==> flow/design.v (excerpt) <==
module sa_top (
    input  logic          clk_i,
    input  logic          rst_ni,
    input  logic          s_valid_i,
    input  logic          s_last_i,
    input  logic          m_ready_i,
    output logic          s_ready_o,
    output logic          m_valid_o,
    output logic          m_last_o,
    input  logic [ 15:0]  sx_data_i,
    input  logic [ 63:0]  sk_data_i,
    output logic [ 63:0]  m_data_o
);
  axis_sa #(
      .LatencyMul(1),
      .LatencyAcc(1),
      .Rows      (4),
      .Cols      (8),
      .WidthY    (16),
      .MacType   (0),
      .WidthX    (4),
      .WidthK    (8)
  ) i_sa (
      .clk_i    (clk_i),
      .rst_ni   (rst_ni),
      .s_valid_i(s_valid_i),
      .s_last_i (s_last_i),
      .m_ready_i(m_ready_i),
      .s_ready_o(s_ready_o),
      .m_valid_o(m_valid_o),
      .m_last_o (m_last_o),
      .sx_data_i(sx_data_i),
      .sk_data_i(sk_data_i),
      .m_data_o (m_data_o)
  );
endmodule
export LEC_CHECK = 0
export CAP_MARGIN = 15
export CORE_MARGIN = 2
export CORE_UTILIZATION = 72
export CTS_CLUSTER_DIAMETER = 27
export CTS_CLUSTER_SIZE = 14
export HOLD_SLACK_MARGIN = -0.08
export PLACE_DENSITY = 0.6
export SETUP_SLACK_MARGIN = 0.49
export SLEW_MARGIN = 20
create_clock -name core_clock -period 3.43 [get_ports {clk_i}]
run.sh (not shown) runs the stock make flow with config.mk's settings and CLKGATE_MAP_FILE=.
The first run completed, yet does not pass: negative setup slack.
==> next run, changes <==
==> flow/config.mk (replaced) <==
export PLATFORM = sky130hd
export DESIGN_NAME = sa_top
export DESIGN_NICKNAME = sa_top
export VERILOG_FILES = /design/flow/design.v
export SDC_FILE = /design/flow/constraint.sdc
export NUM_CORES = 4
export LEC_CHECK = 0
export CAP_MARGIN = 20
export CORE_MARGIN = 2
export CORE_UTILIZATION = 62
export CTS_CLUSTER_SIZE = 100
export PLACE_DENSITY = 0.6
export SLEW_MARGIN = 20
==> flow/constraint.sdc (replaced) <==
create_clock -name core_clock -period 2.87 [get_ports {clk_i}]
set_input_delay 0.5740 -clock core_clock [delete_from_list [all_inputs] [get_ports {clk_i}]]
set_output_delay 0.5740 -clock core_clock [all_outputs]
set_load 0.01 [all_outputs]
After rerunning: The changed run completed, yet does not pass: negative setup slack. Power shrinks by 15%. Synthesized area stays the same. Die size grows by 16%. Worst setup slack loses 0.30 ns. Critical path depth grows by 1. Register-to-register slack loses 0.30 ns.
==> next run, changes <==
--- a/flow/config.mk
+++ b/flow/config.mk
@@ -8,6 +8,5 @@
 export CAP_MARGIN = 20
 export CORE_MARGIN = 2
-export CORE_UTILIZATION = 62
-export CTS_CLUSTER_SIZE = 100
+export CORE_UTILIZATION = 40
 export PLACE_DENSITY = 0.6
 export SLEW_MARGIN = 20
==> flow/constraint.sdc (replaced) <==
create_clock -name core_clock -period 4.06 [get_ports {clk_i}]
set_input_delay 0.8120 -clock core_clock [delete_from_list [all_inputs] [get_ports {clk_i}]]
set_output_delay 0.8120 -clock core_clock [all_outputs]
set_load 0.01 [all_outputs]
Effect: Now the flow finished with timing, DRC and antenna clean; total power came out lower by about 28%; clock power decreases by about 24%; die size rose by about 54%; fmax went down by 0.63%; setup slack improved by 1.2 ns; sequential share of layout area rises by 2.3 points; routed wire length is lower by about 7%; final area shrinks by about 9%; via count goes down by about 9%; register-to-register slack improved by 1.2 ns.

---

Starting RTL as in the previous note.
==> flow/config.mk <==
export PLATFORM = sky130hd
export DESIGN_NAME = sa_top
export DESIGN_NICKNAME = sa_top
export VERILOG_FILES = /design/flow/design.v
export SDC_FILE = /design/flow/constraint.sdc
export NUM_CORES = 4
export LEC_CHECK = 0
export ABC_AREA = 1
export CAP_MARGIN = 15
export CELL_PAD_IN_SITES_GLOBAL_PLACEMENT = 1
export CORE_ASPECT_RATIO = 0.75
export CORE_MARGIN = 2
export CORE_UTILIZATION = 19
export CTS_CLUSTER_DIAMETER = 87
export GPL_ROUTABILITY_DRIVEN = 0
export HOLD_SLACK_MARGIN = 0.07
export MIN_ROUTING_LAYER = met1
export PLACE_DENSITY = 0.6
export SETUP_SLACK_MARGIN = 1.36
export SLEW_MARGIN = 35
==> flow/constraint.sdc <==
create_clock -name core_clock -period 5.8 [get_ports {clk_i}]
set_input_delay 1.1600 -clock core_clock [delete_from_list [all_inputs] [get_ports {clk_i}]]
set_output_delay 1.1600 -clock core_clock [all_outputs]
set_load 0.01 [all_outputs]
The baseline finished clean.
Edit:
==> flow/config.mk (replaced) <==
export PLATFORM = sky130hd
export DESIGN_NAME = sa_top
export DESIGN_NICKNAME = sa_top
export VERILOG_FILES = /design/flow/design.v
export SDC_FILE = /design/flow/constraint.sdc
export NUM_CORES = 4
export LEC_CHECK = 0
export CAP_MARGIN = 20
export CELL_PAD_IN_SITES_GLOBAL_PLACEMENT = 1
export CORE_MARGIN = 4
export CORE_UTILIZATION = 40
export SLEW_MARGIN = 20
export TNS_END_PERCENT = 35
==> flow/constraint.sdc (replaced) <==
create_clock -name core_clock -period 3.25 [get_ports {clk_i}]
set_input_delay 0.6500 -clock core_clock [delete_from_list [all_inputs] [get_ports {clk_i}]]
set_output_delay 0.6500 -clock core_clock [all_outputs]
set_load 0.01 [all_outputs]
Outcome:
- The new run finished but fails on setup timing
- synthesized area shrinks by 3.6%
- total power rises by 87%
- clock power rose by 100%
- clock skew went down by 0.019 ns
- critical path depth grows by 10
- worst hold slack degrades by 0.18 ns
- setup slack got worse by 2.1 ns
- wire length decreases by 12%
Edit:
--- a/flow/config.mk
+++ b/flow/config.mk
@@ -8,6 +8,5 @@
 export CAP_MARGIN = 20
-export CELL_PAD_IN_SITES_GLOBAL_PLACEMENT = 1
-export CORE_MARGIN = 4
-export CORE_UTILIZATION = 40
+export CORE_MARGIN = 2
+export CORE_UTILIZATION = 16
+export PLACE_DENSITY = 0.6
 export SLEW_MARGIN = 20
-export TNS_END_PERCENT = 35
==> flow/constraint.sdc (replaced) <==
create_clock -name core_clock -period 6.19 [get_ports {clk_i}]
set_input_delay 1.2380 -clock core_clock [delete_from_list [all_inputs] [get_ports {clk_i}]]
set_output_delay 1.2380 -clock core_clock [all_outputs]
set_load 0.01 [all_outputs]
The new run completed without violations. Total power went down by 51%. Via count went down by 3.4%. Synthesized cell count stays the same. Setup slack gains 2.0 ns.

---

sa_top again, from the RTL that the note above started with.
export LEC_CHECK = 0
export CAP_MARGIN = 20
export CELL_PAD_IN_SITES_DETAIL_PLACEMENT = 2
export CELL_PAD_IN_SITES_GLOBAL_PLACEMENT = 2
export CORE_ASPECT_RATIO = 1.14
export CORE_MARGIN = 8
export CORE_UTILIZATION = 47
export CTS_CLUSTER_DIAMETER = 319
export CTS_CLUSTER_SIZE = 42
export GPL_TIMING_DRIVEN = 0
export HOLD_SLACK_MARGIN = -0.01
export MAX_ROUTING_LAYER = met4
export PLACE_DENSITY = 0.56
export SLEW_MARGIN = 0
create_clock -name core_clock -period 6.91 [get_ports {clk_i}]
The first run ended with an error in 5_1_grt on ODB-0269.
Change:
- CELL_PAD_IN_SITES_DETAIL_PLACEMENT: 2 -> default
- CELL_PAD_IN_SITES_GLOBAL_PLACEMENT: 2 -> default
- CORE_ASPECT_RATIO: 1.14 -> default
- CORE_MARGIN: 8 -> 2
- CORE_UTILIZATION: 47 -> 62
- CTS_CLUSTER_DIAMETER: 319 -> default
- CTS_CLUSTER_SIZE: 42 -> 95
- GPL_TIMING_DRIVEN: 0 -> default
- HOLD_SLACK_MARGIN: -0.01 -> default
- MAX_ROUTING_LAYER: met4 -> default
- PLACE_DENSITY: 0.56 -> 0.6
- SLEW_MARGIN: 0 -> 20
- clock period: 6.91 -> 3.81 ns (I/O delays scaled with it)
What happened: The new run reached the layout checks and failed them: negative setup slack; die size shrinks by a quarter to a third; synthesized cell count is unchanged; area after synthesis is unchanged.
Change:
- CORE_UTILIZATION: 62 -> 72
- CTS_CLUSTER_DIAMETER: default -> 29
- CTS_CLUSTER_SIZE: 95 -> 37
- SETUP_SLACK_MARGIN: default -> 1.04
- clock period: 3.81 -> 3.49 ns (I/O delays scaled with it)
What happened: The changed run completed, yet does not pass: negative setup slack; setup slack gets worse by 820 ps; routed wire length is higher by about 27%; sequential power climbs by 9.7%; power rises by 46%.
Change:
- CTS_CLUSTER_DIAMETER: 29 -> 27
- CTS_CLUSTER_SIZE: 37 -> 41
- PLACE_DENSITY: 0.6 -> default
- SETUP_SLACK_MARGIN: 1.04 -> 0.59
- clock period: 3.49 -> 3.56 ns (I/O delays scaled with it)
The new run finished with negative setup slack left; worst hold slack is better by 13 ps; via count decreases by about 1.4%; area after synthesis stays the same; final area is about the same; final cell count barely changes; core utilization shrinks by 0.24 points.
Change:
- CAP_MARGIN: 20 -> 0
- CTS_CLUSTER_DIAMETER: 27 -> 28
- CTS_CLUSTER_SIZE: 41 -> 46
- PLACE_DENSITY: default -> 0.6
- SETUP_SLACK_MARGIN: 0.59 -> -0.19
- clock period: 3.56 -> 3.49 ns (I/O delays scaled with it)
The changed run produced a layout that fails on negative setup slack.
Power rose by 0.42%.
Cell area drops by 2.9%.
Non-clock buffer count falls by 141.
Worst setup slack improves by 230 ps.
Wire length shrinks by 9.7%.
Clock skew went down by 16 ps.
Clock-buffer cell count decreases by 42.
Global-route usage decreases by 1.5 points.

---

== indigo ==
sa_top again, from the RTL that the note above started with.
Settings: LEC_CHECK=0, CAP_MARGIN=20, CELL_PAD_IN_SITES_GLOBAL_PLACEMENT=0, CORE_ASPECT_RATIO=1.14, CORE_MARGIN=2, CORE_UTILIZATION=72, CTS_CLUSTER_SIZE=52, HOLD_SLACK_MARGIN=-0.09, MAX_ROUTING_LAYER=met5, PLACE_DENSITY_LB_ADDON=0.01, SETUP_SLACK_MARGIN=1.12, SLEW_MARGIN=20; clock period 3.83 ns.
[indigo] flow finished | final checks: failed | reasons: setup timing
[inputs] lagoon vs indigo
- SETUP_SLACK_MARGIN now 0.71, was 1.12
- CELL_PAD_IN_SITES_GLOBAL_PLACEMENT now 1, was 0
- CORE_UTILIZATION now 67, was 72
- CTS_CLUSTER_SIZE no longer set, was 52
- PLACE_DENSITY_LB_ADDON no longer set, was 0.01
- HOLD_SLACK_MARGIN no longer set, was -0.09
- the clock period (ns, I/O delays scaled along) now 3.96, was 3.83
==> results <==
- lagoon against indigo: chip area estimate from yosys synthesis stayed essentially flat; proportion of synthesized chip area in sequential cells stayed essentially flat; fraction of the core area occupied by cells at floorplan fell by 4.9 points.
- The log for lagoon ends in global placement without I/O with error GPL-0301, so the run never completed.
- Taking indigo as the reference, in lagoon cell total in the yosys stat output roughly the same; die area went up by 0.014 mm2.
> inputs changed (lagoon -> yarrow)
- CTS_CLUSTER_SIZE now 52, previously not set
- PLACE_DENSITY now 0.56, previously not set
- CORE_UTILIZATION now 61, was 67
- SETUP_SLACK_MARGIN no longer set, was 0.71
- the clock period (ns, I/O delays scaled along) now 3.83, was 3.96
==> comparison <==
Final checks on yarrow, whose flow otherwise completed, came back failing, citing setup timing.
Summary: with lagoon as the reference, row count in yarrow moved up by a few percent.
Comparing lagoon against yarrow, there is no change at all in synthesized area.
From yarrow to lagoon, number of enable flip-flop cells did not move at all.
Chip area line of the yosys report: yarrow vs lagoon identical

---

garnet:
sa_top again, from the RTL that the note above started with.
// sa_top
module sa_top (
    input  logic          clk_i,
    input  logic          rst_ni,
    input  logic          s_valid_i,
    input  logic          s_last_i,
    input  logic          m_ready_i,
    output logic          s_ready_o,
    output logic          m_valid_o,
    output logic          m_last_o,
    input  logic [ 15:0]  sx_data_i,
    input  logic [ 63:0]  sk_data_i,
    output logic [ 63:0]  m_data_o
);
Settings: LEC_CHECK=0, CAP_MARGIN=40, CELL_PAD_IN_SITES_GLOBAL_PLACEMENT=3, CORE_ASPECT_RATIO=0.72, CORE_MARGIN=4, CORE_UTILIZATION=15, CTS_CLUSTER_SIZE=86, GPL_ROUTABILITY_DRIVEN=0, HOLD_SLACK_MARGIN=0.07, MAX_ROUTING_LAYER=met5, MIN_ROUTING_LAYER=met2, SETUP_SLACK_MARGIN=0.67, SLEW_MARGIN=10, TNS_END_PERCENT=35; clock period 3.25 ns.
In garnet the implementation completed, yet the final layout does not meet the checks, the culprit being negative setup slack.
### garnet -> maple
# garnet
export LEC_CHECK = 0
export CAP_MARGIN = 40
export CELL_PAD_IN_SITES_GLOBAL_PLACEMENT = 3
export CORE_ASPECT_RATIO = 0.72
export CORE_MARGIN = 4
export CORE_UTILIZATION = 15
export CTS_CLUSTER_SIZE = 86
export GPL_ROUTABILITY_DRIVEN = 0
export HOLD_SLACK_MARGIN = 0.07
export MAX_ROUTING_LAYER = met5
export MIN_ROUTING_LAYER = met2
export SETUP_SLACK_MARGIN = 0.67
export SLEW_MARGIN = 10
export TNS_END_PERCENT = 35
create_clock -name core_clock -period 3.25 [get_ports {clk_i}]
# maple
export LEC_CHECK = 0
export CAP_MARGIN = 20
export CORE_MARGIN = 2
export CORE_UTILIZATION = 49
export PLACE_DENSITY = 0.6
export SLEW_MARGIN = 20
create_clock -name core_clock -period 4.06 [get_ports {clk_i}]
Findings:
- The flow for garnet finished, though final verification flagged negative setup slack.
- maple: done, clean on timing, DRC and antenna
- Relative slew slack (maple over garnet): decrease, 11 points
- maple vs. garnet: total net switching power lower, combinational fraction of design power lower.
- For maple, the termination of the worst setup path was i_sa.MR[2].MC[5].genblk1.MUL.temp_mul[11]$_SDFFE_PN0N_, unlike garnet, where it was i_sa.MR[1].MC[1].genblk1.MUL.temp_mul[11]$_SDFFE_PN0N_.
- On maple: footprint of the multi-input gates is about 6% lower than what garnet gave.
Inputs modified between maple and cedar:
# maple
export LEC_CHECK = 0
export CAP_MARGIN = 20
export CORE_MARGIN = 2
export CORE_UTILIZATION = 49
export PLACE_DENSITY = 0.6
export SLEW_MARGIN = 20
create_clock -name core_clock -period 4.06 [get_ports {clk_i}]
# cedar
export LEC_CHECK = 0
export ABC_AREA = 1
export CAP_MARGIN = 20
export CORE_MARGIN = 2
export CORE_UTILIZATION = 72
export CTS_CLUSTER_DIAMETER = 356
export PLACE_DENSITY = 0.6
export SETUP_SLACK_MARGIN = -0.17
export SLEW_MARGIN = 20
create_clock -name core_clock -period 3.43 [get_ports {clk_i}]
--- outcome ---
- In cedar the implementation completed, yet the final layout does not meet the checks, the culprit being negative setup slack.
- cedar vs maple: area after synthesis up in cedar
- Per the comparison of cedar with maple, maximum level of the CTS H-tree was more or less identical; final worst hold slack went down by 110 ps; area growth from synthesis to layout went down by 1.3 points; post-detailed-routing wire length went up by about 8%; share of synthesized cell area in and-or and or-and compound cells went up by 0.68 points.
- Looking at instance count of the mapped netlist, cedar sits above maple.
- Layout inverter count without the clock tree, cedar vs maple: up by more than 100%
- On cedar: number of cells on the worst reg-to-reg path is 3 lower than what maple gave.
- Worst setup path startpoint = i_sa.r_valid[10]$_SDFFE_PP0P_: cedar; worst setup path startpoint = i_sa.xi[87]$_SDFFE_PN0N_: maple
Edits applied to the flow inputs when going from cedar to fjord:
# cedar
export LEC_CHECK = 0
export ABC_AREA = 1
export CAP_MARGIN = 20
export CORE_MARGIN = 2
export CORE_UTILIZATION = 72
export CTS_CLUSTER_DIAMETER = 356
export PLACE_DENSITY = 0.6
export SETUP_SLACK_MARGIN = -0.17
export SLEW_MARGIN = 20
create_clock -name core_clock -period 3.43 [get_ports {clk_i}]
# fjord
export LEC_CHECK = 0
export CAP_MARGIN = 20
export CORE_MARGIN = 2
export CORE_UTILIZATION = 70
export CTS_CLUSTER_DIAMETER = 28
export CTS_CLUSTER_SIZE = 46
export PLACE_DENSITY = 0.6
export SETUP_SLACK_MARGIN = 0.42
export SLEW_MARGIN = 20
create_clock -name core_clock -period 3.49 [get_ports {clk_i}]
==> comparison <==
fjord: all stages done; final checks FAILED (negative setup slack).
In the tables for fjord and cedar, worst-case setup slack after placement reads higher with cedar.
Summary of fjord over cedar: post-route clock period utilization now sits higher; static leakage now sits lower; count of clock-buffer cells in the layout now sits higher; worst setup slack now sits lower.
Power and IR drop assume default switching activity.
